==> flow/design.v <==
module flex_counter
#(
	parameter NUM_CNT_BITS = 4
)
(
	input wire clk,
	input wire n_rst,
	input wire clear,
	input wire count_enable,
	input wire [(NUM_CNT_BITS-1):0] rollover_val,
	output logic [(NUM_CNT_BITS-1):0] count_out,
	output logic rollover_flag
);
	logic [(NUM_CNT_BITS-1):0] next_count;  
	logic next_rollover_flag;
	always_ff @ (posedge clk, negedge n_rst) begin
	if (n_rst == 1'b0) begin  
		rollover_flag <= 0;
		count_out <= 0;
	end
	else begin
		count_out <= next_count;
		rollover_flag <= next_rollover_flag;
	end
	end
	always_comb begin
	  next_count = count_out;
	  next_rollover_flag = 0;
	  if (clear == 1'b1) begin 
		next_count = 0;
	  end
	  else if ((rollover_val == count_out) && (count_enable == 1)) begin
		next_count = 1;
	  end
	  else if (count_enable == 1) begin 
		next_count = count_out + 1; 
	  end
	  if (rollover_val == next_count) begin 
		next_rollover_flag = 1'b1; 
	  end
	end
endmodule
module counter(
    input clk,
          n_rst,
          cnt_up,
          clear,
    output one_k_samples
);
flex_counter 
					#(
                        .NUM_CNT_BITS(10)
					)
					A1 (
                    .clk(clk), 
					.n_rst(n_rst), 
					.clear(clear), 
					.count_enable(cnt_up), 	
					.rollover_val(10'd1000),
					.count_out(),
					.rollover_flag(one_k_samples)
                    );
endmodule
module magnitude(
    input logic  [16:0] in,
    output logic [15:0] out
);
always_comb begin
    if (in[16] == 1'b1) begin  
        out = ~(in[15:0]) + 1;
    end
    else begin
        out = in[15:0];
    end
end
endmodule
module datapath (
    input  logic        clk,
    input  logic        n_reset,
    input  logic [2:0]  op,
    input  logic [3:0]  src1,
    input  logic [3:0]  src2,
    input  logic [3:0]  dest,
    input  logic [15:0] ext_data1,
    input  logic [15:0] ext_data2,
    output logic [16:0] outreg_data,
    output logic        overflow
);
    logic        w_en;
    logic [1:0]  w_data_sel;
    logic [1:0]  alu_op;
    logic [16:0] src1_data, src2_data, alu_result, dest_data;
    always_comb begin
        w_en = 1'b0;
        w_data_sel = 2'b10;
        alu_op = 2'b00;
        case (op)
            3'b001: begin w_en = 1'b1; w_data_sel = 2'b10; alu_op = 2'b00; end
            3'b010: begin w_en = 1'b1; w_data_sel = 2'b00; end
            3'b011: begin w_en = 1'b1; w_data_sel = 2'b01; end
            3'b100: begin w_en = 1'b1; w_data_sel = 2'b10; alu_op = 2'b01; end
            3'b101: begin w_en = 1'b1; w_data_sel = 2'b10; alu_op = 2'b10; end
            3'b110: begin w_en = 1'b1; w_data_sel = 2'b10; alu_op = 2'b11; end
            default: ;
        endcase
    end
    alu CORE (.src1_data(src1_data), .src2_data(src2_data), .alu_op(alu_op),
              .result(alu_result), .overflow(overflow));
    always_comb begin
        case (w_data_sel)
            2'b00:   dest_data = {1'b0, ext_data1};
            2'b01:   dest_data = {1'b0, ext_data2};
            default: dest_data = alu_result;
        endcase
    end
    register_file RF (.clk(clk), .n_reset(n_reset), .w_en(w_en),
                      .r1_sel(src1), .r2_sel(src2), .w_sel(dest),
                      .w_data(dest_data), .r1_data(src1_data),
                      .r2_data(src2_data), .outreg_data(outreg_data));
endmodule
module alu (
    input  logic [16:0] src1_data,
    input  logic [16:0] src2_data,
    input  logic [1:0]  alu_op,
    output logic [16:0] result,
    output logic        overflow
);
    logic [17:0] large_sum, large_dif;
    logic [31:0] full_mult;
    assign large_sum = {src1_data[16], src1_data} + {src2_data[16], src2_data};
    assign large_dif = {src1_data[16], src1_data} - {src2_data[16], src2_data};
    assign full_mult = src1_data[15:0] * src2_data[15:0];
    always_comb begin
        case (alu_op)
            2'b00: begin result = src1_data; overflow = 1'b0; end
            2'b01: begin result = large_sum[16:0]; overflow = large_sum[17] ^ large_sum[16]; end
            2'b10: begin result = large_dif[16:0]; overflow = large_dif[17] ^ large_dif[16]; end
            default: begin result = {1'b0, full_mult[30:15]}; overflow = full_mult[31]; end
        endcase
    end
endmodule
module register_file (
    input  logic        clk,
    input  logic        n_reset,
    input  logic        w_en,
    input  logic [3:0]  r1_sel,
    input  logic [3:0]  r2_sel,
    input  logic [3:0]  w_sel,
    input  logic [16:0] w_data,
    output logic [16:0] r1_data,
    output logic [16:0] r2_data,
    output logic [16:0] outreg_data
);
    logic [16:0] regs_matrix [15:0];
    always_ff @ (posedge clk, negedge n_reset) begin
        if (!n_reset) begin
            for (int i = 0; i < 16; i++) regs_matrix[i] <= 17'd0;
        end
        else if (w_en) begin
            regs_matrix[w_sel] <= w_data;
        end
    end
    assign r1_data = regs_matrix[r1_sel];
    assign r2_data = regs_matrix[r2_sel];
    assign outreg_data = regs_matrix[0];
endmodule
module controller (
    input clk,
          n_rst,
    input logic dr,
                lc,
                overflow,
    output logic cnt_up,
                 clear,
                 modwait,
    output reg [2:0] op,
    output reg [3:0] src1,
                     src2,
                     dest,
    output logic err,
                 processed
);
typedef enum bit[4:0] {idle, 
                    eidle, 
                    eidle2,
                    load1, 
                    load2, 
                    load3, 
                    load4, 
                    coeff1, 
                    coeff2, 
                    coeff3, 
                    coeff4, 
                    store, 
                    check, 
                    zero, 
                    sort1, 
                    sort2, 
                    sort3, 
                    sort4, 
                    mul1, 
                    mul2, 
                    mul3, 
                    mul4, 
                    sub1, 
                    sub2, 
                    add1, 
                    add2, 
                    done
}firState;
firState curstate, nexstate;
logic next_modwait, next_processed;
always_ff @ (posedge clk, negedge n_rst) begin
    if (!n_rst)begin
    curstate <= idle;
    modwait <= 0;
    processed <= 0;
    end
    else begin
    curstate <= nexstate;
    modwait <= next_modwait;
    processed <= next_processed;
    end
end
always_comb begin
    nexstate = idle;
    err = 0;
    clear = 0;
    cnt_up = 0;
    next_modwait = 0;
    next_processed = 0;
    op = 3'b000;
    src1 = 4'd0;
    src2 = 4'd0;
    dest = 4'd0;
    case (curstate) 
        idle:
            begin
                next_modwait = 0; 
                clear = 0;
                cnt_up = 0;
                op = 3'b000;
                err = 0;
                if (lc) begin
                    nexstate = load1;
                end
                else if (dr) begin
                    nexstate = store;
                    next_modwait = 1;
                end
                else begin
                    nexstate = idle;
                end
            end
        eidle:
                begin
                    err = 1;
                    next_modwait = 0;
                    nexstate = eidle2;
                end
        eidle2:
                begin
                    err = 1;
                    if (lc) begin
                        nexstate = load1;
                    end
                    else if (dr) begin
                        nexstate = store;
                    end
                    else begin
                        nexstate = eidle2; 
                    end
                end
        load1:  
                begin
                    next_modwait = 1;
                    clear = 1;
                    err = 0;
                    op = 3'b011;
                    dest = 4'd5;  
                    nexstate = coeff1;
                end
        coeff1:  
                begin
                    next_modwait = 0;
                    clear = 0;
                    op = 3'b000;
                    if (lc) begin
                        nexstate = load2;
                    end
                    else begin
                        nexstate = coeff1;
                    end
                end
        load2:
                begin
                    next_modwait = 1;
                    op = 3'b011;
                    dest = 4'd6;  
                    nexstate = coeff2;
                end
        coeff2:  
                begin
                    next_modwait = 0;
                    op = 3'b000;
                    if (lc) begin
                        nexstate = load3;
                    end
                    else begin
                        nexstate = coeff2;
                    end
                end
        load3:
                begin
                    next_modwait = 1;
                    op = 3'b011;
                    dest = 4'd7;  
                    nexstate = coeff3;
                end
        coeff3:  
                begin
                    next_modwait = 0;
                    op = 3'b000;
                    if (lc) begin
                        nexstate = load4;
                    end
                    else begin
                    nexstate = coeff3;
                    end
                end
        load4:
                begin
                  next_modwait = 1;
                  op = 3'b011;
                  dest = 4'd8;  
                  nexstate = coeff4;
                end
        coeff4:  
                begin
                    next_modwait = 0;
                    op = 3'b000;
                    nexstate = idle;
                end
        store:  
                begin
                    if (dr) begin
                    cnt_up = 1;
                    next_modwait = 1;
                    op = 3'b010;
                    dest = 4'd9;  
                    nexstate = zero;
                    end
                    else begin
                        nexstate = eidle;
                    end
                end
        zero:
                begin
                    cnt_up = 0;
                    next_modwait = 1;
                    src1 = 4'd0;
                    src2 = 4'd0;
                    dest = 4'd0;  
                    op = 3'b101;  
                    nexstate = sort1;
                end
        sort1:
                begin
                    next_modwait = 1;
                    src1 = 4'd2;
                    dest = 4'd1;  
                    op = 3'b001;  
                    nexstate = sort2;
                end
        sort2:
                begin
                    next_modwait = 1;
                    src1 = 4'd3;
                    dest = 4'd2;  
                    op = 3'b001;  
                    nexstate = sort3;
                end
        sort3:
                begin
                    next_modwait = 1;
                    src1 = 4'd4;
                    dest = 4'd3;  
                    op = 3'b001;  
                    nexstate = sort4;
                end
        sort4:
                begin
                    next_modwait = 1;
                    src1 = 4'd9;
                    dest = 4'd4;  
                    op = 3'b001;  
                    nexstate = mul1;
                end
        mul1:
                begin
                    next_modwait = 1;
                    src1 = 4'd4; 
                    src2 = 4'd5; 
                    dest = 4'd9;  
                    op = 3'b110;  
                    nexstate = sub1;
                end
        sub1:
                begin
                    next_modwait = 1;
                    src1 = 4'd0;
                    src2 = 4'd9;
                    dest = 4'd0;  
                    op = 3'b101;  
                    if (overflow) begin
                        nexstate = eidle;
                        next_processed = 1;
                    end
                    else begin
                        nexstate = mul2;
                    end
                end
        mul2: 
                begin
                    next_modwait = 1;
                    src1 = 4'd3; 
                    src2 = 4'd6; 
                    dest = 4'd9;  
                    op = 3'b110;  
                    nexstate = add1;
                end
        add1:
                begin
                    next_modwait = 1;
                    src1 = 4'd0;
                    src2 = 4'd9;
                    dest = 4'd0;  
                    op = 3'b100;  
                    if (overflow) begin
                        nexstate = eidle;
                        next_processed = 1;
                    end
                    else begin
                        nexstate = mul3;
                    end
                end
        mul3:
                begin
                    next_modwait = 1;
                    src1 = 4'd2; 
                    src2 = 4'd7; 
                    dest = 4'd9;  
                    op = 3'b110;  
                    nexstate = sub2;
                end
        sub2:
                begin
                    next_modwait = 1;
                    src1 = 4'd0;
                    src2 = 4'd9;
                    dest = 4'd0;  
                    op = 3'b101;  
                    if (overflow) begin
                        nexstate = eidle;
                        next_processed = 1;
                    end
                    else begin
                        nexstate = mul4;
                    end
                end
        mul4:
                begin
                    next_modwait = 1;
                    src1 = 4'd1; 
                    src2 = 4'd8; 
                    dest = 4'd9;  
                    op = 3'b110;  
                    nexstate = add2;
                end
        add2:
                begin
                    next_modwait = 1;
                    src1 = 4'd0;
                    src2 = 4'd9;
                    dest = 4'd0;  
                    op = 3'b100;  
                    if (overflow) begin
                        nexstate = eidle;
                        next_processed = 1;
                    end
                    else begin
                        nexstate = done;
                        next_processed = 1;
                    end
                end
        done:
                begin
                    op = 3'b000;
                    next_modwait = 0;
                    nexstate = idle;
                end
    endcase
end
endmodule
module fir_filter(
    input clk,
          n_reset,
    input logic [15:0] sample_data,
                        fir_coefficient,
    input logic load_coeff,
                data_ready,
    output logic one_k_samples,
                 processed,
                 modwait,
    output logic [15:0] fir_out,
    output logic err
);
    logic  cnt_up,
          clear,
          overflow;
    logic [2:0] op;
    logic [3:0] src1, src2, dest;
    logic [16:0] outreg_data;  
    logic done;
    assign processed = done;
    controller    B1(
                    .clk(clk),
                    .n_rst(n_reset),
                    .dr(data_ready),
                    .lc(load_coeff),
                    .overflow(overflow),
                    .cnt_up(cnt_up),
                    .clear(clear),
                    .modwait(modwait),
                    .op(op),
                    .src1(src1),
                    .src2(src2),
                    .dest(dest),
                    .err(err),
                    .processed(done)
                    );
    counter   C1(
                    .clk(clk),
                    .n_rst(n_reset),
                    .cnt_up(cnt_up),
                    .clear(clear),
                    .one_k_samples(one_k_samples)
                    );
    datapath    D1(
                    .clk(clk),
                    .n_reset(n_reset),
                    .op(op),
                    .src1(src1),
                    .src2(src2),
                    .dest(dest),
                    .ext_data1(sample_data),
                    .ext_data2(fir_coefficient),
                    .outreg_data(outreg_data),
                    .overflow(overflow)
                    );
    magnitude   E1(
                    .in(outreg_data),
                    .out(fir_out)
                    );
endmodule
module coefficient_loader(
    input clk,
          n_reset,
    input logic new_coefficient_set,
    input logic modwait,
    output logic load_coeff,
    output logic [1:0] coefficient_num,
    output logic clear_new_coefficient
);
typedef enum bit [2:0] {IDLE, 
                        F0,
                        F1,
                        F2,
			            F3} loadState;	
loadState state, nexstate;
always_ff @ (posedge clk, negedge n_reset) begin
    if(!n_reset) begin
        state <= IDLE;
    end
    else begin
        state <= nexstate;
    end
end
always_comb begin
     nexstate = state;  
     coefficient_num = 2'b00;  
     load_coeff = 0;  
     clear_new_coefficient = 0;  
    case (state)
        IDLE:
            begin
                clear_new_coefficient = 0;
                if(new_coefficient_set && !modwait) begin
                    nexstate = F0;
                end
                else begin
                    nexstate = IDLE;
                end
            end
        F0:
            begin
                coefficient_num = 2'b00;  
                if(!modwait) begin
                    load_coeff = 1;  
                end
                else if (load_coeff && !modwait) begin
                    load_coeff = 0;  
                end
                else begin
                    nexstate = F1;  
                end
            end
        F1:
            begin
                coefficient_num = 2'b01;  
                if(!modwait) begin
                    load_coeff = 1;  
                end
                else if (load_coeff) begin
                    load_coeff = 0;  
                end
                else begin
                     nexstate = F2;  
                end
            end
        F2:
            begin
                 coefficient_num = 2'b10;  
                if(!modwait) begin
                    load_coeff = 1;  
                end
                else if (load_coeff) begin
                    load_coeff = 0;  
                end
                else begin
                    nexstate = F3;  
                end
            end
        F3:
            begin
                  coefficient_num = 2'b11;  
                if(!modwait) begin
                    load_coeff = 1;  
                end
                else if (load_coeff) begin
                    load_coeff = 0;  
                end
                else begin
                    nexstate = IDLE;  
                    clear_new_coefficient = 1;  
                end
            end
    endcase 
end
endmodule
module ahb_lite_slave(
    input   clk,
            n_rst,
    output logic [15:0] sample_data,
    output logic data_ready,
                new_coefficient_set,
    input logic clear_new_coefficient,
                processed,
    input logic [1:0] coefficient_num,
    output logic [15:0] fir_coefficient,
    input logic modwait,
    input logic [15:0] fir_out,
    input logic err,
                hsel,
    input logic [3:0] haddr,
    input logic hsize,
    input logic [1:0] htrans,
    input logic hwrite,
    input logic [15:0] hwdata,
    output logic [15:0] hrdata,
    output logic hresp
);
logic [15:0] [7:0] register, nexregister; 
logic [15:0] nexhrdata, nexfir_coefficient;
logic next_data_ready;
logic write1, nexwrite1;
logic [3:0]storeadd, nexstoreadd;
always_ff @ (posedge clk, negedge n_rst) begin
if(!n_rst) begin
    hrdata <= 0;
    data_ready <= 0;
    write1 <= 0;
    storeadd <= 0;
    register[0] <= 0;
    register[1] <= 0;
    register[2] <= 0;
    register[3] <= 0;
    register[4] <= 0;
    register[5] <= 0;
    register[6] <= 0;
    register[7] <= 0;
    register[8] <= 0;
    register[9] <= 0;
    register[10] <= 0;
    register[11] <= 0;
    register[12] <= 0;
    register[13] <= 0;
    register[14] <= 0;
    register[15] <= 0;
end
else begin
    hrdata <= nexhrdata;
    data_ready <= next_data_ready;
    write1 <= nexwrite1;
    storeadd <= nexstoreadd;
    register[0] <= nexregister[0];
    register[1] <= nexregister[1];
    register[2] <= nexregister[2];
    register[3] <= nexregister[3];
    register[4] <= nexregister[4];
    register[5] <= nexregister[5];
    register[6] <= nexregister[6];
    register[7] <= nexregister[7];
    register[8] <= nexregister[8];
    register[9] <= nexregister[9];
    register[10] <= nexregister[10];
    register[11] <= nexregister[11];
    register[12] <= nexregister[12];
    register[13] <= nexregister[13];
    register[14] <= nexregister[14];
    register[15] <= nexregister[15];
end
end
always_comb begin
    hresp = 0;  
    nexhrdata = 0;  
    if(processed) begin
        next_data_ready = 0;
    end
    else begin
        next_data_ready = data_ready;  
    end
    nexwrite1 = write1;  
    nexstoreadd = storeadd;  
    nexregister[0][0] = {modwait | new_coefficient_set | data_ready | write1 | (hsel & hwrite & (htrans == 2'd2))};  
    nexregister[0][7:1] = {7'd0};  
    nexregister[1][0] = {err};  
    nexregister[1][7:1] = {7'd0};  
    nexregister[2] = fir_out[7:0];
    nexregister[3] = fir_out[15:8];
    nexregister[4] = register[4];
    nexregister[5] = register[5];
    nexregister[6] = register[6];
    nexregister[7] = register[7];
    nexregister[8] = register[8];
    nexregister[9] = register[9];
    nexregister[10] = register[10];
    nexregister[11] = register[11];
    nexregister[12] = register[12];
    nexregister[13] = register[13];
    if (clear_new_coefficient) begin
        nexregister[14] = 8'h0000;
    end
    else begin
        nexregister[14] = register[14];
    end
    nexregister[15] = register[15];
            if (write1) begin
                nexwrite1 = 0;  
                if({storeadd[3:1], 1'b0} == 4'd4) 
                begin
                    next_data_ready = 1'b1;
                end
                nexregister[{storeadd[3:1], 1'b0}] = hwdata[7:0];  
                nexregister[{storeadd[3:1], 1'b1}] = hwdata[15:8];  
            end
    if (hsel)  
    begin
        if(haddr < 0  ||  14 < haddr)
        begin
            hresp = 1;
        end
        else
        begin
            if(hwrite && (htrans == 2'd2)) 
            begin
                if(!hsize)  
                begin
                    if(!((haddr == 0)
                    | (haddr == 1)
                    | (haddr == 2)
                    | (haddr == 3))) 
                    begin
                        if(haddr[3:1] == 4'd6) 
                        begin
                            next_data_ready = 1'b1;
                        end
                        nexregister[haddr] = hwdata;  
                    end
                    else  
                    begin
                            hresp = 1;  
                    end  
                end
                else  
                begin
                    if(!((haddr == 0)
                    | (haddr == 1)
                    | (haddr == 2)
                    | (haddr == 3))) 
                    begin
                        nexwrite1 = 1;  
                        nexstoreadd = haddr;  
                    end
                    else  
                    begin
                            hresp = 1;  
                    end  
                end
            end
            else 
            begin
                if(!hsize)  
                begin
                        nexhrdata = register[haddr];  
                end
                else  
                begin
                       nexhrdata[7:0] = nexregister[{haddr[3:1], 1'b0}];  
                       nexhrdata[15:8] = nexregister[{haddr[3:1], 1'b1}];  
                end
            end
        end
    end
end
assign fir_coefficient = {register[7 + (coefficient_num * 2)], register[6 + (coefficient_num * 2)]};
assign new_coefficient_set = {register[14][0]};
assign  sample_data = {register[5], register[4]};
endmodule
module ahb_lite_fir_filter(
    input clk,
          n_rst,
    input logic hsel,
    input logic [3:0] haddr,
    input logic hsize,
    input logic [1:0] htrans,
    input logic hwrite,
    input logic [15:0] hwdata,
    output logic [15:0] hrdata,
    output logic hresp
);
logic [15:0] fir_out, sample_data, fir_coefficient;
logic [1:0] coefficient_num;
logic processed, err, modwait, data_ready, new_coefficient_set, load_coeff, clear_new_coefficient;
ahb_lite_slave AHB (.clk(clk), 
                    .n_rst(n_rst),
                    .fir_out(fir_out),
                    .modwait(modwait),
                    .err(err),
                    .sample_data(sample_data),
                    .data_ready(data_ready),
                    .fir_coefficient(fir_coefficient),
                    .new_coefficient_set(new_coefficient_set),
                    .coefficient_num(coefficient_num),
                    .clear_new_coefficient(clear_new_coefficient),
                    .hsel(hsel),
                    .htrans(htrans),
                    .haddr(haddr),
                    .hsize(hsize),
                    .hwrite(hwrite),
                    .hwdata(hwdata),
                    .hrdata(hrdata),
                    .hresp(hresp),
                    .processed(processed));
coefficient_loader CFL  (.clk(clk),
                        .n_reset(n_rst),
                        .new_coefficient_set(new_coefficient_set),
                        .modwait(modwait),
                        .load_coeff(load_coeff),
                        .coefficient_num(coefficient_num),
                        .clear_new_coefficient(clear_new_coefficient));
fir_filter FF      (.clk(clk),
                  .n_reset(n_rst),
                  .sample_data(sample_data),
                  .fir_coefficient(fir_coefficient),
                  .load_coeff(load_coeff),
                  .data_ready(data_ready),
                  .one_k_samples(),
                  .modwait(modwait),
                  .fir_out(fir_out),
                  .err(err),
                  .processed(processed)
);
endmodule
==> flow/run.sh <==
#!/bin/bash
# the make line also repeats each setting of config.mk as NAME=value (left out here)
make -C /OpenROAD-flow-scripts/flow DESIGN_CONFIG=/design/flow/config.mk WORK_HOME=/design/flow/orfs CLKGATE_MAP_FILE= finish
==> flow/config.mk <==
export PLATFORM = sky130hd
export DESIGN_NAME = ahb_lite_fir_filter
export DESIGN_NICKNAME = ahb_lite_fir_filter
export VERILOG_FILES = /design/flow/design.v
export SDC_FILE = /design/flow/constraint.sdc
export NUM_CORES = 4
export LEC_CHECK = 0
export CAP_MARGIN = 5
export CELL_PAD_IN_SITES_GLOBAL_PLACEMENT = 2
export CORE_MARGIN = 2
export CORE_UTILIZATION = 57
export CTS_CLUSTER_DIAMETER = 108
export MIN_ROUTING_LAYER = met1
export SETUP_SLACK_MARGIN = 2.55
export SLEW_MARGIN = 20
==> flow/constraint.sdc <==
create_clock -name core_clock -period 14.9 [get_ports {clk}]
set_input_delay 2.9800 -clock core_clock [delete_from_list [all_inputs] [get_ports {clk}]]
set_output_delay 2.9800 -clock core_clock [all_outputs]
set_load 0.01 [all_outputs]
==> flow_summary.toml, run 1 <==
# flow metrics
[global_routing]
first_global_vias = 27736
grt.total_usage_pct = 39.9
antenna_found_initial = 3
grt_max_degree = 121
grt-ovfl-total = 0
grt_pass1_wl_mm = 175

[cts]
post_cts_resized = 0
tritoncts = "built"
holdBufCountCts = 0
cts.htree.levels = 2
cts.clk_slew.worst_paths_ns = 0.06
cts_buffer_depth = 3
clock-root-buffer = "clkbuf_16"
clock.latency.late_pin_ns = 0.61
numCtsBuffers = 47
cts_sinks = 420
cts_setup_buffers = 0

[placed_design]
dp.cells = 4182
io_buffers = 43
hpwl_mm = 82.9
preCtsSetupSlack_ns = 4.87
place_congestion = 0.983

[logic_synthesis]
synth_flop_count = 420
postSynthSeqShare_pct = 32.6
muxShareOfSynthArea_pct = 11.7
ys_top_logic_family = "adder cells"
synth-compound-area-share_pct = 16.0
top_cells_by_count = "455 x nand2_1, 418 x dfrtp_1, 401 x nor2_1, 290 x a21oi_1, 278 x inv_1"
area_leaders = "dfrtp_1 32%, fa_1 12%, mux2_2 5.6%, nand2_1 5.3%, ha_1 5.3%"
top_area_share_pct = 32.5
yosys.area_share.simple_pct = 14.9
syn_area_mm2 = 0.0322
yosys_warnings = 9
synthArstFlopShare_pct = 100
flop_cell = "dfrtp_1"
postSynthAreaPerCell_um2 = 9.15
yosysUniqueCellTypes = 82
syn_nets = 3881
ys_cells = 3523
synth-edff-count = 0
fa_ha_area_share_pct = 17.4
yosysMostFrequentCell = "nand2_1"
yosysChipArea_mm2 = 0.0322
synth.largest_area_cell = "dfrtp_1"
synth_cells = 3523
ys_sh_xor_pct = 1.11

[critical_path]
crit_slowest_cell = "nor3_2"
startpoint = "FF.B1.curstate[21]$_DFF_PN0_"
cp.depth = 28
arrival_ns = 10.68
path_class = "reg2reg"
r2r_setup_slack_ns = 4.64
worst-path-max-fanout = 20
critPathLaunchType = "register"
cpMostUsedCell = "fa_1"
crit_end = "FF.D1.RF.regs_matrix[15][3]$_DFFE_PN0P_"
worstPathRequired_ns = 15.32
r2r_end = "FF.D1.RF.regs_matrix[15][3]$_DFFE_PN0P_"
cp.buffers_inverters = 5
endpoint_kind = "register"
cp_top_family = "adder cells"
reg2reg_depth = 28
r2r-start = "FF.B1.curstate[21]$_DFF_PN0_"
cp_slowest_stage_delay_ns = 0.87

[drt]
vias_per_cell = 6.56
vias = 27992
drt-initial-drc-count = 3143
ant_nets = 0
wl_met2_mm = 50.7
wl_met3_mm = 12.5
dr.pass1.iters = 7
top_layer_used = "met5"
wl_per_cell_um = 27.3
drcViolationCount = 0
wl_mm = 116
drt-met1-wl_mm = 46.6

[pwr]
switchingPower_uw = 667
p_leak_uw = 0.0162
sw_frac_of_total_pct = 25.3
irDropWorstVdd_v = 0.0000888
comb-power_uw = 240
clk-power_uw = 1160
powerSeq_uw = 1230
p_seq_share_pct = 46.8
intPower_uw = 1970
powerDensity_mw_per_mm2 = 75.2
clockPowerShare_pct = 44.1
maxPowerGroup = "sequential cells"
combPwrFrac_pct = 9.1

[final_timing]
final.period_utilization_pct = 68.9
drv_slew = 0
finalClockSkew_ns = 0.0347
layout_min_cycle_time_ns = 10.26
rsz0062_at_grt = "false"
tightest_slew_ns = 1.17
whs_ns = 0.396
setup_slack_ns = 4.64
maxSlewHeadroom_pct = 21.5
setup_viol = 0
hold_violations = 0
fin_tns_setup_ns = 0
fmax_mhz = 97.5

[cells_and_area]
fillers = 4895
areaGrowthSynthToFinish_pct = 8.67
final_cells = 4267
logic_area_mm2 = 0.0199
ff_latch_area_mm2 = 0.0105
final_util_pct = 62.3
nets = 3833

[worst_hold_path]
hold_path.class = "reg2reg"
hold_path.startpoint = "FF.B1.curstate[19]$_DFF_PN0_"
whs_endpoint = "FF.B1.curstate[12]$_DFF_PN0_"
holdPathStages = 0

[floorplanning]
ios = 44
fp.dieH_um = 242
coreArea_mm2 = 0.0562
die-area_mm2 = 0.0585
initCoreUtil_pct = 57.4
rows = 87
die-width_um = 242

[outcome]
status = "timing/DRC/antenna clean"

[job]
log.warning_count = 50
max_cap_violations = 0
-- cell type report --
type,instances,share of cell area [%]
Multi-Input combinational cell,2590,56.8
Sequential cell,420,30.0
Clock buffer,64,3.74
Inverter,290,3.11
Timing Repair Buffer,126,3.01
Tap cell,756,2.70
Clock inverter,20,0.575
Antenna cell,1,0.00715
-- metal layers --
metal	up-vias	global-route usage, %
met1	13872	55.4
met3	352	8.88
met2	1673	59.7
met4	4	19.3
li1	12091	-
met5	-	0
-- metrics by stage --
step | area, um^2 | power (uW)
after floorplan | 32200 | 1390
after global placement | 33500 | 1480
after detailed placement | 33500 | 1490
after CTS | 35000 | 2640
after global routing | 35000 | 2720
final | 35000 | 2630
==> run 2: changes to the inputs <==
Settings changed: CAP_MARGIN 5 to 20, CELL_PAD_IN_SITES_GLOBAL_PLACEMENT 2 to not set, CORE_UTILIZATION 57 to 40, CTS_CLUSTER_DIAMETER 108 to not set, MIN_ROUTING_LAYER met1 to not set, SETUP_SLACK_MARGIN 2.55 to 0.07.
Clock period 14.9 ns to 10.0 ns, I/O delays scaled along.
==> run 2 against run 1 <==
Net effect:
- critical path depth down 3
- sequential share of layout area shrank 0.79 points
- non-clock buffer count up 55
- critical endpoint is now FF.D1.RF.regs_matrix[13][4]$_DFFE_PN0P_
- clock-buffer cell count down 2
- setup slack got worse by 4.0 ns
- global-route usage is 12 points lower
- sequential cell count is the same
- routed wire length rose by 0.82%
==> flow_summary.toml, run 2 <==
# flow metrics
[cells_and_area]
ff_latch_area_mm2 = 0.0105
fillers = 7853
post-route-cell-area_mm2 = 0.0360
nets = 3888
areaGrowthSynthToFinish_pct = 11.6
logic_area_mm2 = 0.0199
final_util_pct = 44.9

[logic_synthesis]
yosysUniqueCellTypes = 82
flop_cell = "dfrtp_1"
muxShareOfSynthArea_pct = 11.7
postSynthAreaPerCell_um2 = 9.15
synth_cells = 3523
ys_top_logic_family = "adder cells"
top_cells_by_count = "455 x nand2_1, 418 x dfrtp_1, 401 x nor2_1, 290 x a21oi_1, 278 x inv_1"
yosys_warnings = 9
postSynthSeqShare_pct = 32.6
yosys.area_share.simple_pct = 14.9
ys_sh_xor_pct = 1.11
synth-compound-area-share_pct = 16.0
yosysChipArea_mm2 = 0.0322
fa_ha_area_share_pct = 17.4
synthArstFlopShare_pct = 100
syn_area_mm2 = 0.0322
synth.largest_area_cell = "dfrtp_1"
top_area_share_pct = 32.5
ys_cells = 3523
synth-edff-count = 0
synth_flop_count = 420
area_leaders = "dfrtp_1 32%, fa_1 12%, mux2_2 5.6%, nand2_1 5.3%, ha_1 5.3%"
syn_nets = 3881
yosysMostFrequentCell = "nand2_1"

[critical_path]
crit_end = "FF.D1.RF.regs_matrix[13][4]$_DFFE_PN0P_"
critPathLaunchType = "register"
r2r-start = "FF.B1.curstate[18]$_DFF_PN0_"
reg2reg_depth = 25
cp_top_family = "adder cells"
cp.depth = 25
r2r_setup_slack_ns = 0.64
worst-path-max-fanout = 12
worstPathRequired_ns = 10.43
cp_slowest_stage_delay_ns = 0.83
cp.buffers_inverters = 6
cpMostUsedCell = "fa_1"
path_class = "reg2reg"
startpoint = "FF.B1.curstate[18]$_DFF_PN0_"
crit_slowest_cell = "a21oi_1"
arrival_ns = 9.79
r2r_end = "FF.D1.RF.regs_matrix[13][4]$_DFFE_PN0P_"
endpoint_kind = "register"

[final_timing]
whs_ns = 0.435
tightest_slew_ns = 1.17
drv_slew = 0
maxSlewHeadroom_pct = 21.2
hold_violations = 0
finalClockSkew_ns = 0.0345
fmax_mhz = 107
fin_tns_setup_ns = 0
rsz0062_at_grt = "false"
layout_min_cycle_time_ns = 9.36
final.period_utilization_pct = 93.6
setup_viol = 0

[drt]
ant_nets = 0
vias_per_cell = 6.02
drcViolationCount = 0
wl_mm = 117
dr.pass1.iters = 6
antenna_cells = 0
drt-initial-drc-count = 3420
vias = 27872
wl_per_cell_um = 25.3

[pwr]
p_leak_uw = 0.0166
maxPowerGroup = "clock"
sw_frac_of_total_pct = 24.8
comb-power_uw = 362
p_seq_share_pct = 44.7
powerSeq_uw = 1840
combPwrFrac_pct = 8.8
p_total_uw = 4110
clockPowerShare_pct = 46.5
clk-power_uw = 1910
intPower_uw = 3090
irDropWorstVdd_v = 0.000136
switchingPower_uw = 1020
powerDensity_mw_per_mm2 = 114

[placed_design]
place_area_mm2 = 0.0343
hpwl_mm = 83.7
place_congestion = 0.983
io_buffers = 43

[worst_hold_path]
hold_path.startpoint = "FF.B1.curstate[19]$_DFF_PN0_"
holdPathStages = 0
hold_path.class = "reg2reg"
whs_endpoint = "FF.B1.curstate[12]$_DFF_PN0_"

[global_routing]
grt.total_usage_pct = 28.3
grt_pass1_wl_mm = 177
grt_max_degree = 161
first_global_vias = 27049
antenna_found_initial = 2
grt-ovfl-total = 0

[cts]
clock-root-buffer = "clkbuf_16"
cts_buffer_depth = 3
holdBufCountCts = 0
cts.clk_slew.worst_paths_ns = 0.06
clock.latency.late_pin_ns = 0.60
numCtsBuffers = 47
tritoncts = "built"
cts.htree.levels = 2
post_cts_resized = 0
cts_sinks = 420
cts_setup_buffers = 0

[floorplanning]
coreArea_mm2 = 0.0802
initCoreUtil_pct = 40.2
fp.dieH_um = 288
ios = 44
rows = 104
die-area_mm2 = 0.0829
die-width_um = 288

[job]
log.warning_count = 45
max_cap_violations = 0

[outcome]
status = "timing/DRC/antenna clean"
## run 2: metal layers
metal | GRT usage (%) | wire [um]
met2 | 43.3 | 51200
met5 | 0 | 17
met1 | 40.3 | 48900
met4 | 10.1 | 5050
met3 | 5.09 | 12200
## run 2: final cells by class
class                      count  share of cell area (%)
multi-input combinational   2590                    55.2
sequential                   420                    29.2
timing repair buffer         181                    4.09
tap                         1060                    3.69
clock buffer                  62                    3.63
inverter                     290                    3.03
clock inverter                26                    1.12
## run 2: stage by stage
stage / setup slack, ns / instances
floorplan: 1.82 / 3523
global placement: 1.15 / 4541
detailed placement: 1.05 / 4541
CTS: 0.998 / 4629
global route: 0.506 / 4629
finish: 0.643 / 4629
==> run 3: changes to the inputs <==
Settings changed: ABC_AREA set to 1, CAP_MARGIN 20 to 10, CELL_PAD_IN_SITES_GLOBAL_PLACEMENT set to 1, CORE_ASPECT_RATIO set to 0.92, CORE_UTILIZATION 40 to 19, CTS_CLUSTER_DIAMETER set to 260, GPL_ROUTABILITY_DRIVEN set to 0, HOLD_SLACK_MARGIN set to 0.26, MAX_ROUTING_LAYER set to met4, PLACE_DENSITY_LB_ADDON set to 0.23, SETUP_SLACK_MARGIN 0.07 to not set, SLEW_MARGIN 20 to 5.
Clock period 10.0 ns to 9.0 ns, I/O delays scaled along.
==> run 3 against run 2 <==
Net effect:
- still clean on timing, DRC and antenna
- first-iteration DRC count down 15%
- maximum frequency up 8.2%
- worst hold slack worse by 0.043 ns
- sequential share of layout area down 2.3 points
- die area up 110%
- total power up 18%
==> flow_summary.toml, run 3 <==
# flow metrics
[final_timing]
drv_slew = 0
tightest_slew_ns = 1.14
maxSlewHeadroom_pct = 22.8
fmax_mhz = 116
setup_viol = 0
layout_min_cycle_time_ns = 8.65
final.period_utilization_pct = 96.1
fin_tns_setup_ns = 0
finalClockSkew_ns = 0.106
hold_violations = 0
rsz0062_at_grt = "false"

[logic_synthesis]
ys_cells = 4382
ys_top_logic_family = "simple AND/OR/NAND/NOR gates"
postSynthAreaPerCell_um2 = 7.45
ys_sh_xor_pct = 0.751
synth_flop_count = 420
synth-compound-area-share_pct = 15.6
yosysMostFrequentCell = "nand2_1"
synthArstFlopShare_pct = 100
flop_cell = "dfrtp_1"
top_area_share_pct = 32.0
syn_area_mm2 = 0.0327
syn_nets = 4740
yosys.area_share.simple_pct = 24.5
yosysUniqueCellTypes = 71
postSynthSeqShare_pct = 32.2
area_leaders = "dfrtp_1 32%, nand2_1 15%, fa_1 12%, inv_1 6.6%, o21ai_0 5.4%"
top_cells_by_count = "1284 x nand2_1, 577 x inv_1, 418 x dfrtp_1, 361 x nor2_1, 352 x o21ai_0"
synth_cells = 4382
synth-edff-count = 0
fa_ha_area_share_pct = 17.2
synth.largest_area_cell = "dfrtp_1"
muxShareOfSynthArea_pct = 0.215
yosys_warnings = 9
yosysChipArea_mm2 = 0.0327

[floorplanning]
die-width_um = 436
initCoreUtil_pct = 19.2
rows = 145
die-area_mm2 = 0.175
coreArea_mm2 = 0.170
ios = 44
fp.dieH_um = 402

[drt]
ant_nets = 0
wl_mm = 159
drcViolationCount = 0
drt-initial-drc-count = 2899
wl_per_cell_um = 23.4
vias_per_cell = 4.55
vias = 31033
dr.pass1.iters = 6

[pwr]
maxPowerGroup = "clock"
powerSeq_uw = 2040
comb-power_uw = 397
clockPowerShare_pct = 49.7
clk-power_uw = 2410
sw_frac_of_total_pct = 27.3
p_leak_uw = 0.0188
p_seq_share_pct = 42.1
powerDensity_mw_per_mm2 = 124
combPwrFrac_pct = 8.2
irDropWorstVdd_v = 0.000145
intPower_uw = 3520
switchingPower_uw = 1320

[cts]
cts.htree.levels = 2
tritoncts = "built"
cts.clk_slew.worst_paths_ns = 0.06
cts_sinks = 420
holdBufCountCts = 0
numCtsBuffers = 54
clock-root-buffer = "clkbuf_16"
cts_buffer_depth = 3
clock.latency.late_pin_ns = 0.70

[critical_path]
crit_end = "FF.D1.RF.regs_matrix[15][8]$_DFFE_PN0P_"
cp.depth = 38
cp.buffers_inverters = 14
crit_slowest_cell = "fa_1"
r2r-start = "FF.B1.curstate[5]$_DFF_PN0_"
r2r_end = "FF.D1.RF.regs_matrix[15][8]$_DFFE_PN0P_"
cp_slowest_stage_delay_ns = 0.54
critPathLaunchType = "register"
reg2reg_depth = 38
worst-path-max-fanout = 14
r2r_setup_slack_ns = 0.35
startpoint = "FF.B1.curstate[5]$_DFF_PN0_"
worstPathRequired_ns = 9.55
path_class = "reg2reg"
cp_top_family = "adder cells"
endpoint_kind = "register"
arrival_ns = 9.20

[placed_design]
hpwl_mm = 120
io_buffers = 43

[job]
log.warning_count = 46
max_cap_violations = 0

[cells_and_area]
final_util_pct = 22.9
areaGrowthSynthToFinish_pct = 19.3
nets = 4854

[worst_hold_path]
holdPathStages = 0
whs_endpoint = "FF.B1.curstate[12]$_DFF_PN0_"
hold_path.class = "reg2reg"
hold_path.startpoint = "FF.B1.curstate[19]$_DFF_PN0_"

[global_routing]
antenna_found_initial = 0
grt.total_usage_pct = 18.5
grt-ovfl-total = 0
grt_max_degree = 113
grt_pass1_wl_mm = 233
first_global_vias = 31104

[outcome]
status = "timing/DRC/antenna clean"
run 3: what timing repair did:
action | 4_1_cts | 5_1_grt
gates resized | 0 | 12
setup buffers | 0 | 6
setup endpoints to repair | 0 | 198
run 3: stage by stage:
step	hold slack (ns)	std cells	cell area [um^2]	setup slack (ns)	power, uW
2_1_floorplan	0.355	4382	32700	1.41	2270
3_3_place_gp	0.398	6712	36900	0.200	2470
3_5_place_dp	0.389	6712	36900	0.174	2460
4_1_cts	0.406	6811	38900	0.181	4900
5_1_grt	0.427	6817	39000	0.0254	5040
6_report	0.392	6821	39000	0.355	4840
run 3: metal layers:
metal | vias up | share of wire, % | GRT usage (%)
met1 | 15637 | 50 | 27.4
met4 | 0 | 2.0 | 3.51
met3 | 152 | 4.8 | 1.58
met5 | - | 0 | -
met2 | 864 | 43 | 27.2
li1 | 14380 | - | -
run 3: cell type report:
cell class                      instances  area, um^2
Fill cell                           19046      131000
Sequential cell                       420       10500
Tap cell                             2278        2850
Multi-Input combinational cell       3156       19100
Timing Repair Buffer                  254        2290
Clock buffer                           81        1580
Antenna cell                            4        10.0
Inverter                              610        2300
Clock inverter                         18         349
==> run 4: changes to the inputs <==
Settings changed: CAP_MARGIN 10 to 20, CELL_PAD_IN_SITES_GLOBAL_PLACEMENT 1 to not set, CORE_ASPECT_RATIO 0.92 to not set, CORE_UTILIZATION 19 to 64, CTS_CLUSTER_DIAMETER 260 to not set, CTS_CLUSTER_SIZE set to 95, GPL_ROUTABILITY_DRIVEN 0 to not set, HOLD_SLACK_MARGIN 0.26 to not set, MAX_ROUTING_LAYER met4 to not set, PLACE_DENSITY_LB_ADDON 0.23 to not set, SLEW_MARGIN 5 to 20.
Clock period 9.0 ns to 6.34 ns, I/O delays scaled along.
==> run 4 against run 3 <==
Net effect:
- the layout now fails its checks (setup timing)
- routed wire length fell by 3.6%
- core utilization up 61 points
- maximum frequency is 5.8% higher
- total power rose by 29%
- final area is 8.6% higher
- die area is 70% lower
- clock-buffer cell count decreased by 21
- combinational power is 37% higher
- critical path type unchanged
- largest cell class unchanged
==> flow_summary.toml, run 4 <==
# flow metrics
[logic_synthesis]
postSynthAreaPerCell_um2 = 7.45
synth_cells = 4382
postSynthSeqShare_pct = 32.2
synth-compound-area-share_pct = 15.6
ys_cells = 4382
yosysMostFrequentCell = "nand2_1"
top_area_share_pct = 32.0
synth_flop_count = 420
syn_nets = 4740
yosys_warnings = 9
area_leaders = "dfrtp_1 32%, nand2_1 15%, fa_1 12%, inv_1 6.6%, o21ai_0 5.4%"
muxShareOfSynthArea_pct = 0.215
fa_ha_area_share_pct = 17.2
flop_cell = "dfrtp_1"
synthArstFlopShare_pct = 100
ys_sh_xor_pct = 0.751
synth.largest_area_cell = "dfrtp_1"
synth-edff-count = 0
yosysChipArea_mm2 = 0.0327
top_cells_by_count = "1284 x nand2_1, 577 x inv_1, 418 x dfrtp_1, 361 x nor2_1, 352 x o21ai_0"
ys_top_logic_family = "simple AND/OR/NAND/NOR gates"
yosysUniqueCellTypes = 71
syn_area_mm2 = 0.0327
yosys.area_share.simple_pct = 24.5

[floorplanning]
initCoreUtil_pct = 65.0
die-area_mm2 = 0.0528
ios = 44
fp.dieH_um = 230
die-width_um = 230
coreArea_mm2 = 0.0503
rows = 82

[final_timing]
fmax_mhz = 122
hold_violations = 0
maxSlewHeadroom_pct = 22.1
layout_min_cycle_time_ns = 8.17
final.period_utilization_pct = 129
tightest_slew_ns = 1.17
rsz0062_at_grt = "true"
finalClockSkew_ns = 0.0226
drv_slew = 0
setup_viol = 230
setup_slack_ns = -1.83

[pwr]
comb-power_uw = 544
clk-power_uw = 2790
sw_frac_of_total_pct = 26.5
intPower_uw = 4580
powerDensity_mw_per_mm2 = 147
combPwrFrac_pct = 8.7
clockPowerShare_pct = 44.8
p_leak_uw = 0.0216
p_seq_share_pct = 46.4
irDropWorstVdd_v = 0.000239
maxPowerGroup = "sequential cells"
powerSeq_uw = 2890
switchingPower_uw = 1650
p_total_uw = 6220

[drt]
dr.pass1.iters = 17
vias = 37972
ant_nets = 0
wl_per_cell_um = 27.2
wl_mm = 154
drcViolationCount = 0
vias_per_cell = 6.71
drt-initial-drc-count = 6748

[critical_path]
path_class = "reg2reg"
arrival_ns = 8.66
worst-path-max-fanout = 8
cp.buffers_inverters = 7
cp_slowest_stage_delay_ns = 0.65
r2r-start = "FF.B1.curstate[12]$_DFF_PN0_"
cp_top_family = "adder cells"
crit_end = "FF.D1.RF.regs_matrix[15][14]$_DFFE_PN0P_"
worstPathRequired_ns = 6.83
crit_slowest_cell = "fa_2"
reg2reg_depth = 35
r2r_setup_slack_ns = -1.83
r2r_end = "FF.D1.RF.regs_matrix[15][14]$_DFFE_PN0P_"
cpMostUsedCell = "fa_1"
cp.depth = 35
critPathLaunchType = "register"
startpoint = "FF.B1.curstate[12]$_DFF_PN0_"
endpoint_kind = "register"

[cts]
cts.htree.levels = 2
cts_buffer_depth = 3
cts.clk_slew.worst_paths_ns = 0.08
tritoncts = "built"
holdBufCountCts = 0
clock.latency.late_pin_ns = 0.59
numCtsBuffers = 42
clock-root-buffer = "clkbuf_16"
cts_sinks = 420

[outcome]
status = "finished with violations"
violatedChecks = "setup timing"

[placed_design]
io_buffers = 43
place_congestion = 1.11
dp.cells = 5479
place_area_mm2 = 0.0381
hpwl_mm = 101

[global_routing]
grt_pass1_wl_mm = 214
grt_max_degree = 133
antenna_found_initial = 8
grt.total_usage_pct = 54.0
first_global_vias = 36363
grt-ovfl-total = 0

[worst_hold_path]
hold_path.startpoint = "FF.B1.curstate[19]$_DFF_PN0_"
whs_endpoint = "FF.B1.curstate[12]$_DFF_PN0_"
holdPathStages = 0
hold_path.class = "reg2reg"

[cells_and_area]
ff_latch_area_mm2 = 0.0105
final_util_pct = 84.1
post-route-cell-area_mm2 = 0.0423
areaGrowthSynthToFinish_pct = 29.5
nets = 5304
logic_area_mm2 = 0.0209
final_cells = 5656
fillers = 2915

[job]
max_cap_violations = 0
log.warning_count = 51
## run 4: layout make-up
type | count | area share (%)
antenna | 6 | 0.0355
sequential | 420 | 24.9
timing repair buffer | 716 | 14.8
clock inverter | 16 | 0.497
multi-input combinational | 3156 | 49.3
inverter | 610 | 5.54
clock buffer | 60 | 3.01
tap | 672 | 1.99
## run 4: metal layers
layer  part of all wire (%)  global-route usage, %
met5                   0.14                      0
met4                     12                   43.4
met3                     17                   20.0
met2                     40                   78.2
met1                     31                   64.8
## run 4: stage by stage
step | TNS (ns) | setup slack, ns | hold slack, ns
final | -376.21 | -1.83 | 0.398
after global routing | -392.51 | -1.88 | 0.418
after CTS | -268.68 | -1.30 | 0.439
after detailed placement | -372.09 | -1.80 | 0.416
after global placement | -339.39 | -1.61 | 0.411
after floorplan | -95.46 | -0.641 | 0.355
## run 4: repair_timing
action / CTS / global route
pin swaps: 88 / 55
hold endpoints to repair: 0 / 0
buffers inserted: 61 / 33
gates cloned: 2 / 4
resized: 299 / 258
endpoints found under the setup margin: 230 / 230
==> run 5: changes to the inputs <==
Settings changed: ABC_AREA 1 to not set, CORE_UTILIZATION 64 to 15, CTS_CLUSTER_SIZE 95 to not set.
Clock period 6.34 ns to 13.1 ns, I/O delays scaled along.
==> run 5 against run 4 <==
Net effect:
- final area fell by 11%
- global-route usage decreased by 43 points
- the run now finishes clean
- synthesized cell count is 20% lower
- critical endpoint is now FF.D1.RF.regs_matrix[15][3]$_DFFE_PN0P_
- sequential cell count did not move
==> flow_summary.toml, run 5 <==
# flow metrics
[outcome]
status = "timing/DRC/antenna clean"

[pwr]
clk-power_uw = 1260
sw_frac_of_total_pct = 26.2
powerSeq_uw = 1400
powerDensity_mw_per_mm2 = 78.3
combPwrFrac_pct = 9.5
intPower_uw = 2170
p_seq_share_pct = 47.7
switchingPower_uw = 770
irDropWorstVdd_v = 0.0000907
clockPowerShare_pct = 42.8
maxPowerGroup = "sequential cells"
comb-power_uw = 279
p_leak_uw = 0.0162

[critical_path]
r2r_setup_slack_ns = 2.91
cp.buffers_inverters = 6
startpoint = "FF.B1.curstate[5]$_DFF_PN0_"
r2r_end = "FF.D1.RF.regs_matrix[15][3]$_DFFE_PN0P_"
crit_slowest_cell = "or4_4"
path_class = "reg2reg"
reg2reg_depth = 29
cp_slowest_stage_delay_ns = 0.77
critPathLaunchType = "register"
cpMostUsedCell = "fa_1"
cp_top_family = "adder cells"
arrival_ns = 10.66
crit_end = "FF.D1.RF.regs_matrix[15][3]$_DFFE_PN0P_"
worst-path-max-fanout = 20
r2r-start = "FF.B1.curstate[5]$_DFF_PN0_"
cp.depth = 29
worstPathRequired_ns = 13.57
endpoint_kind = "register"

[cts]
holdBufCountCts = 0
cts.clk_slew.worst_paths_ns = 0.07
cts.htree.levels = 2
cts_buffer_depth = 3
clock-root-buffer = "clkbuf_16"
post_cts_resized = 0
tritoncts = "built"
cts_setup_buffers = 0
numCtsBuffers = 43
clock.latency.late_pin_ns = 0.63
cts_sinks = 420

[final_timing]
fmax_mhz = 98.2
finalClockSkew_ns = 0.0432
final.period_utilization_pct = 77.8
hold_violations = 0
drv_slew = 0
maxSlewHeadroom_pct = 19.8
fin_tns_setup_ns = 0
rsz0062_at_grt = "false"
setup_viol = 0
tightest_slew_ns = 1.20
layout_min_cycle_time_ns = 10.19

[cells_and_area]
fillers = 23946
areaGrowthSynthToFinish_pct = 16.3
final_cells = 6341
logic_area_mm2 = 0.0199
ff_latch_area_mm2 = 0.0105
nets = 3831

[floorplanning]
ios = 44
die-width_um = 468
initCoreUtil_pct = 15.1
fp.dieH_um = 468
coreArea_mm2 = 0.214
rows = 170
die-area_mm2 = 0.219

[global_routing]
grt_pass1_wl_mm = 178
grt.total_usage_pct = 10.6
gr-usage-met2_pct = 16.3
grt_busiest_layer = "met2"
grt_max_degree = 84
use_met3_pct = 2.28
first_global_vias = 27310
use_met1_pct = 14.5
antenna_found_initial = 1
grt-ovfl-total = 0

[job]
log.warning_count = 43
max_cap_violations = 0

[logic_synthesis]
muxShareOfSynthArea_pct = 11.7
yosys_warnings = 9
top_cells_by_count = "455 x nand2_1, 418 x dfrtp_1, 401 x nor2_1, 290 x a21oi_1, 278 x inv_1"
top_area_share_pct = 32.5
yosysChipArea_mm2 = 0.0322
synthArstFlopShare_pct = 100
ys_sh_xor_pct = 1.11
synth-edff-count = 0
yosysUniqueCellTypes = 82
synth.largest_area_cell = "dfrtp_1"
fa_ha_area_share_pct = 17.4
ys_top_logic_family = "adder cells"
synth_cells = 3523
flop_cell = "dfrtp_1"
yosysMostFrequentCell = "nand2_1"
ys_cells = 3523
area_leaders = "dfrtp_1 32%, fa_1 12%, mux2_2 5.6%, nand2_1 5.3%, ha_1 5.3%"
postSynthAreaPerCell_um2 = 9.15
syn_nets = 3881
synth_flop_count = 420
syn_area_mm2 = 0.0322
synth-compound-area-share_pct = 16.0
yosys.area_share.simple_pct = 14.9
postSynthSeqShare_pct = 32.6

[drt]
drcViolationCount = 0
dr.pass1.iters = 9
vias_per_cell = 4.37
wl_per_cell_um = 18.6
antenna_cells = 0
vias = 27711
wl_mm = 118
drt-initial-drc-count = 3436
ant_nets = 0

[worst_hold_path]
holdPathStages = 0
hold_path.startpoint = "FF.B1.curstate[19]$_DFF_PN0_"
hold_path.class = "reg2reg"
whs_endpoint = "FF.B1.curstate[12]$_DFF_PN0_"

[placed_design]
io_buffers = 43
hpwl_mm = 84.1
dp.cells = 6265
place_congestion = 0.915
[run 5: area by class of cell]
class	count	share of cell area [%]
multi-input cells	2590	53.0
flip-flops and latches	420	28.0
well taps	2838	9.47
clock buffers	65	3.47
inverters	290	2.90
repair buffers	128	2.84
clock inverters	10	0.257
[run 5: per-layer routing]
metal	part of all wire, %	vias to the layer above
li1	-	12092
met4	3.7	0
met1	42	13859
met2	44	1511
met5	0	-
met3	10	249
[run 5: stage by stage]
step | util [%] | hold slack, ns | worst slack [ns] | total power (uW) | area, um^2
floorplan | - | 0.346 | 4.92 | 1580 | 32200
global route | 17.5 | 0.404 | 2.60 | 3030 | 37500
finish | 17.5 | 0.394 | 2.91 | 2940 | 37500
global placement | 16.8 | 0.378 | 2.71 | 1690 | 36100
detailed placement | 16.9 | 0.368 | 2.71 | 1700 | 36100
CTS | 17.5 | 0.393 | 2.72 | 2940 | 37500
==> run 6: changes to the inputs <==
Settings changed: ABC_AREA set to 1, CELL_PAD_IN_SITES_GLOBAL_PLACEMENT set to 0, CORE_ASPECT_RATIO set to 0.9, CORE_UTILIZATION 15 to 72, CTS_CLUSTER_DIAMETER set to 310, CTS_CLUSTER_SIZE set to 29, GPL_ROUTABILITY_DRIVEN set to 1, GPL_TIMING_DRIVEN set to 1, HOLD_SLACK_MARGIN set to 0.3, MAX_ROUTING_LAYER set to met5, PLACE_DENSITY_LB_ADDON set to 0.21, SETUP_SLACK_MARGIN set to 0.76, SLEW_MARGIN 20 to 35.
Clock period 13.1 ns to 2.68 ns, I/O delays scaled along.
==> run 6 against run 5 <==
Net effect:
- the run now fails in 5_1_grt
- die area down 78%
- synthesized cell count is 24% higher
- synthesized area increased by 1.3%
==> flow_summary.toml, run 6 <==
# yosys + openroad results
[cts]
cts.htree.levels = 1
cts_buffer_depth = 3
numCtsBuffers = 18
clock-root-buffer = "clkbuf_16"
cts_sinks = 420

[logic_synthesis]
ys_top_logic_family = "simple AND/OR/NAND/NOR gates"
postSynthAreaPerCell_um2 = 7.45
yosysUniqueCellTypes = 71
synthArstFlopShare_pct = 100
flop_cell = "dfrtp_1"
area_leaders = "dfrtp_1 32%, nand2_1 15%, fa_1 12%, inv_1 6.6%, o21ai_0 5.4%"
ys_cells = 4382
synth-edff-count = 0
yosysChipArea_mm2 = 0.0327
synth.largest_area_cell = "dfrtp_1"
synth_flop_count = 420
top_area_share_pct = 32.0
muxShareOfSynthArea_pct = 0.215
ys_sh_xor_pct = 0.751
fa_ha_area_share_pct = 17.2
yosys_warnings = 9
yosys.area_share.simple_pct = 24.5
synth-compound-area-share_pct = 15.6
syn_area_mm2 = 0.0327
top_cells_by_count = "1284 x nand2_1, 577 x inv_1, 418 x dfrtp_1, 361 x nor2_1, 352 x o21ai_0"
postSynthSeqShare_pct = 32.2
yosysMostFrequentCell = "nand2_1"
syn_nets = 4740
synth_cells = 4382

[floorplanning]
rows = 74
coreArea_mm2 = 0.0451
die-area_mm2 = 0.0471
die-width_um = 228
fp.dieH_um = 206
ios = 44
initCoreUtil_pct = 72.4

[outcome]
stop_stage = "5_1_grt"
status = "aborted with a tool error"
firstError = "[ERROR GRT-0116] Global routing finished with congestion. Check the congestion regions in the DRC Viewer."

[placed_design]
preCtsSetupSlack_ns = -5.32
place_area_mm2 = 0.0397
io_buffers = 43
hpwl_mm = 107
place_congestion = 1.15

[global_routing]
grt.total_usage_pct = 89.0
grt-ovfl-total = 640
-- run 6: repair_timing --
item	4_1_cts
buffers inserted	48
gates cloned	2
pin swaps	83
setup endpoints to repair	335
endpoints found under the hold margin	236
resized	246
hold buffers	1
-- run 6: routing by layer --
metal	GRT usage [%]	GRT overflow
met5	63.2	15
met4	93.5	229
met2	99.6	323
met1	86.5	27
met3	80.1	46
-- run 6: stage by stage --
stage	cells	hold slack, ns
floorplan	4382	0.240
global placement	5609	0.405
detailed placement	5609	0.416
CTS	5687	0.438
==> run 7: changes to the inputs <==
Settings changed: CAP_MARGIN 20 to 10, CELL_PAD_IN_SITES_GLOBAL_PLACEMENT 0 to not set, CORE_ASPECT_RATIO 0.9 to not set, CTS_CLUSTER_DIAMETER 310 to 151, CTS_CLUSTER_SIZE 29 to 95, GPL_ROUTABILITY_DRIVEN 1 to not set, GPL_TIMING_DRIVEN 1 to not set, HOLD_SLACK_MARGIN 0.3 to not set, MAX_ROUTING_LAYER met5 to not set, PLACE_DENSITY_LB_ADDON 0.21 to not set, SETUP_SLACK_MARGIN 0.76 to not set, SLEW_MARGIN 35 to 20, TNS_END_PERCENT set to 10.
Clock period 2.68 ns to 5.56 ns, I/O delays scaled along.
==> run 7 against run 6 <==
Net effect:
- the flow again stops in 5_1_grt
- synthesized area did not move
- synthesized cell count did not move
- die area barely moved
==> flow_summary.toml, run 7 <==
# yosys + openroad results
[outcome]
status = "aborted with a tool error"
stop_stage = "5_1_grt"
firstError = "[ERROR GRT-0232] Routing congestion too high. Check the congestion heatmap in the GUI."

[logic_synthesis]
synth_flop_count = 420
postSynthSeqShare_pct = 32.2
synth-edff-count = 0
yosysChipArea_mm2 = 0.0327
ys_sh_xor_pct = 0.751
synth.largest_area_cell = "dfrtp_1"
synthArstFlopShare_pct = 100
synth-compound-area-share_pct = 15.6
yosysUniqueCellTypes = 71
yosys.area_share.simple_pct = 24.5
syn_area_mm2 = 0.0327
fa_ha_area_share_pct = 17.2
flop_cell = "dfrtp_1"
syn_nets = 4740
postSynthAreaPerCell_um2 = 7.45
muxShareOfSynthArea_pct = 0.215
yosysMostFrequentCell = "nand2_1"
ys_top_logic_family = "simple AND/OR/NAND/NOR gates"
top_cells_by_count = "1284 x nand2_1, 577 x inv_1, 418 x dfrtp_1, 361 x nor2_1, 352 x o21ai_0"
yosys_warnings = 9
area_leaders = "dfrtp_1 32%, nand2_1 15%, fa_1 12%, inv_1 6.6%, o21ai_0 5.4%"
top_area_share_pct = 32.0
synth_cells = 4382
ys_cells = 4382

[cts]
numCtsBuffers = 9
cts.htree.levels = 1
holdBufCountCts = 0
clock-root-buffer = "clkbuf_16"
cts_buffer_depth = 3
cts_sinks = 420

[global_routing]
grt-ovfl-total = 187
grt.total_usage_pct = 79.2

[placed_design]
place_congestion = 1.12
hpwl_mm = 99.7
io_buffers = 43

[floorplanning]
initCoreUtil_pct = 72.4
coreArea_mm2 = 0.0451
ios = 44
die-area_mm2 = 0.0471
die-width_um = 217
rows = 78
fp.dieH_um = 217
run 7: per-stage QoR:
stage	setup slack, ns	setup TNS (ns)	area (um^2)	hold WS, ns	instances
2_1_floorplan	-1.42	-275.89	33000	0.355	4382
3_3_place_gp	-2.41	-522.49	37900	0.400	5402
3_5_place_dp	-2.56	-551.89	37900	0.403	5402
4_1_cts	-2.13	-455.67	40100	0.427	5499
run 7: repair_timing:
action                     4_1_cts
setup endpoints to repair      230
buffers inserted                78
pin swaps                       94
resized                        315
gates cloned                     7
run 7: metal layers:
| layer | global-route usage (%) | overflow |
|---|---|---|
| met2 | 94.4 | 97 |
| met5 | 30.5 | 0 |
| met3 | 66.3 | 13 |
| met4 | 75.9 | 76 |
| met1 | 80.2 | 1 |
==> run 8: changes to the inputs <==
Settings changed: CAP_MARGIN 10 to 30, CELL_PAD_IN_SITES_GLOBAL_PLACEMENT set to 1, CORE_ASPECT_RATIO set to 0.96, CORE_UTILIZATION 72 to 63, CTS_CLUSTER_DIAMETER 151 to 254, CTS_CLUSTER_SIZE 95 to not set, GPL_ROUTABILITY_DRIVEN set to 0, GPL_TIMING_DRIVEN set to 0, HOLD_SLACK_MARGIN set to 0.05, MAX_ROUTING_LAYER set to met5, PLACE_DENSITY_LB_ADDON set to 0.12, SETUP_SLACK_MARGIN set to 0.49, SLEW_MARGIN 20 to 10, TNS_END_PERCENT 10 to 80.
Clock period 5.56 ns to 12.0 ns, I/O delays scaled along.
==> run 8 against run 7 <==
Net effect:
- the run fails in 3_1_place_gp_skip_io
- synthesized cell count unchanged
- synthesized area unchanged
- die area up 14%
==> flow_summary.toml, run 8 <==
# yosys + openroad results
[floorplanning]
initCoreUtil_pct = 63.9
fp.dieH_um = 227
rows = 81
die-width_um = 236
coreArea_mm2 = 0.0511
die-area_mm2 = 0.0537

[logic_synthesis]
yosys.area_share.simple_pct = 24.5
syn_nets = 4740
synth_flop_count = 420
top_area_share_pct = 32.0
yosys_warnings = 9
synth-compound-area-share_pct = 15.6
syn_area_mm2 = 0.0327
yosysUniqueCellTypes = 71
ys_sh_xor_pct = 0.751
area_leaders = "dfrtp_1 32%, nand2_1 15%, fa_1 12%, inv_1 6.6%, o21ai_0 5.4%"
top_cells_by_count = "1284 x nand2_1, 577 x inv_1, 418 x dfrtp_1, 361 x nor2_1, 352 x o21ai_0"
ys_top_logic_family = "simple AND/OR/NAND/NOR gates"
synth.largest_area_cell = "dfrtp_1"
synth-edff-count = 0
flop_cell = "dfrtp_1"
fa_ha_area_share_pct = 17.2
yosysChipArea_mm2 = 0.0327
synthArstFlopShare_pct = 100
postSynthSeqShare_pct = 32.2
synth_cells = 4382
postSynthAreaPerCell_um2 = 7.45
yosysMostFrequentCell = "nand2_1"
muxShareOfSynthArea_pct = 0.215
ys_cells = 4382

[outcome]
stop_stage = "3_1_place_gp_skip_io"
status = "aborted with a tool error"
firstError = "[ERROR FLW-0024] Place density exceeds 1.0 (current PLACE_DENSITY_LB_ADDON =  0.12). Please check if the value of  PLACE_DENSITY_LB_ADDON is between 0 and 0.99."
==> run 9: changes to the inputs <==
Settings changed: ABC_AREA 1 to not set, CAP_MARGIN 30 to 10, CELL_PAD_IN_SITES_DETAIL_PLACEMENT set to 0, CELL_PAD_IN_SITES_GLOBAL_PLACEMENT 1 to 0, CORE_ASPECT_RATIO 0.96 to not set, CORE_MARGIN 2 to 4, CORE_UTILIZATION 63 to 37, CTS_CLUSTER_DIAMETER 254 to not set, HOLD_SLACK_MARGIN 0.05 to not set, MAX_ROUTING_LAYER met5 to met4, PLACE_DENSITY_LB_ADDON 0.12 to 0.18, SETUP_SLACK_MARGIN 0.49 to -0.55, SLEW_MARGIN 10 to 35, TNS_END_PERCENT 80 to not set.
Clock period 12.0 ns to 6.15 ns, I/O delays scaled along.
==> run 9 against run 8 <==
Net effect:
- the layout now fails its checks (setup timing)
- die area increased by 71%
- synthesized area shrank 1.3%
- synthesized cell count fell by 20%
==> flow_summary.toml, run 9 <==
# flow metrics
[cells_and_area]
ff_latch_area_mm2 = 0.0105
final_cells = 4925
logic_area_mm2 = 0.0212
fillers = 8215
final_util_pct = 46.0
nets = 4097
areaGrowthSynthToFinish_pct = 22.6

[logic_synthesis]
yosysMostFrequentCell = "nand2_1"
flop_cell = "dfrtp_1"
ys_top_logic_family = "adder cells"
synth_flop_count = 420
synth_cells = 3523
yosys.area_share.simple_pct = 14.9
yosysUniqueCellTypes = 82
synth-edff-count = 0
postSynthAreaPerCell_um2 = 9.15
top_area_share_pct = 32.5
yosysChipArea_mm2 = 0.0322
ys_sh_xor_pct = 1.11
synthArstFlopShare_pct = 100
syn_nets = 3881
synth-compound-area-share_pct = 16.0
postSynthSeqShare_pct = 32.6
ys_cells = 3523
top_cells_by_count = "455 x nand2_1, 418 x dfrtp_1, 401 x nor2_1, 290 x a21oi_1, 278 x inv_1"
yosys_warnings = 9
area_leaders = "dfrtp_1 32%, fa_1 12%, mux2_2 5.6%, nand2_1 5.3%, ha_1 5.3%"
syn_area_mm2 = 0.0322
fa_ha_area_share_pct = 17.4
synth.largest_area_cell = "dfrtp_1"
muxShareOfSynthArea_pct = 11.7

[pwr]
intPower_uw = 5080
p_leak_uw = 0.0177
powerSeq_uw = 3020
comb-power_uw = 662
clk-power_uw = 3240
clockPowerShare_pct = 46.8
powerDensity_mw_per_mm2 = 175
maxPowerGroup = "clock"
combPwrFrac_pct = 9.6
sw_frac_of_total_pct = 26.6
p_seq_share_pct = 43.6
irDropWorstVdd_v = 0.000199
switchingPower_uw = 1840

[critical_path]
cp.buffers_inverters = 10
cp.depth = 32
crit_slowest_cell = "or4_4"
arrival_ns = 8.73
critPathLaunchType = "register"
cp_slowest_stage_delay_ns = 0.57
startpoint = "FF.B1.curstate[5]$_DFF_PN0_"
worstPathRequired_ns = 6.69
endpoint_kind = "register"
crit_end = "FF.D1.RF.regs_matrix[0][5]$_DFFE_PN0P_"
cpMostUsedCell = "fa_1"
r2r_end = "FF.D1.RF.regs_matrix[0][5]$_DFFE_PN0P_"
cp_top_family = "adder cells"
reg2reg_depth = 32
path_class = "reg2reg"
r2r_setup_slack_ns = -2.03
r2r-start = "FF.B1.curstate[5]$_DFF_PN0_"
worst-path-max-fanout = 8

[final_timing]
rsz0062_at_grt = "true"
setup_viol = 189
drv_slew = 0
maxSlewHeadroom_pct = 33.6
final.period_utilization_pct = 133
whs_ns = 0.373
hold_violations = 0
fin_tns_setup_ns = -263.87
fmax_mhz = 122
setup_slack_ns = -2.03
finalClockSkew_ns = 0.0261
tightest_slew_ns = 0.996
layout_min_cycle_time_ns = 8.18

[cts]
tritoncts = "built"
cts_buffer_depth = 3
clock.latency.late_pin_ns = 0.64
cts_sinks = 420
holdBufCountCts = 0
cts.htree.levels = 2
cts.clk_slew.worst_paths_ns = 0.07
numCtsBuffers = 47
clock-root-buffer = "clkbuf_16"

[placed_design]
hpwl_mm = 103
dp.cells = 4709
io_buffers = 32

[global_routing]
grt-ovfl-total = 0
antenna_found_initial = 2
grt.total_usage_pct = 31.0
grt_max_degree = 76
grt_pass1_wl_mm = 203
first_global_vias = 28872

[job]
max_cap_violations = 0
log.warning_count = 46

[worst_hold_path]
hold_path.class = "reg2reg"
holdPathStages = 0
whs_endpoint = "FF.B1.curstate[25]$_DFF_PN0_"
hold_path.startpoint = "FF.B1.curstate[12]$_DFF_PN0_"

[drt]
drcViolationCount = 0
vias_per_cell = 6.05
wl_mm = 140
dr.pass1.iters = 6
vias = 29812
wl_per_cell_um = 28.5
ant_nets = 0
drt-initial-drc-count = 3658

[outcome]
violatedChecks = "setup timing"
status = "finished with violations"

[floorplanning]
ios = 44
die-width_um = 303
rows = 107
fp.dieH_um = 303
die-area_mm2 = 0.0919
coreArea_mm2 = 0.0858
initCoreUtil_pct = 37.6
[run 9: final cells by class]
type / count / share of cell area, %
Inverter: 290 / 2.95
Multi-Input combinational cell: 2590 / 53.8
Buffer: 212 / 3.78
Clock buffer: 59 / 3.40
Clock inverter: 29 / 0.997
Timing Repair Buffer: 178 / 4.85
Antenna cell: 3 / 0.0190
Sequential cell: 420 / 26.6
Tap cell: 1144 / 3.62
[run 9: timing repair]
action	CTS	global route
setup buffers	96	40
setup endpoints to repair	180	162
cloned	2	2
pin swaps	50	59
gates resized	241	136
[run 9: layer usage]
layer / share of wire [%] / GRT usage [%]
met2: 43 / 45.4
met3: 11 / 7.15
met5: 0 / -
met1: 41 / 42.2
met4: 4.8 / 11.7
[run 9: through the flow]
| stage | total power (uW) | worst slack (ns) | instance area (um^2) |
|---|---|---|---|
| finish | 6930 | -2.03 | 39500 |
| global placement | 3690 | -15.84 | 34600 |
| detailed placement | 3700 | -4.11 | 34900 |
| CTS | 6910 | -2.08 | 38700 |
| floorplan | 3370 | -1.18 | 32800 |
| global route | 7100 | -2.23 | 39500 |
Power figures rest on the tool's default switching activity, not on a simulated workload.
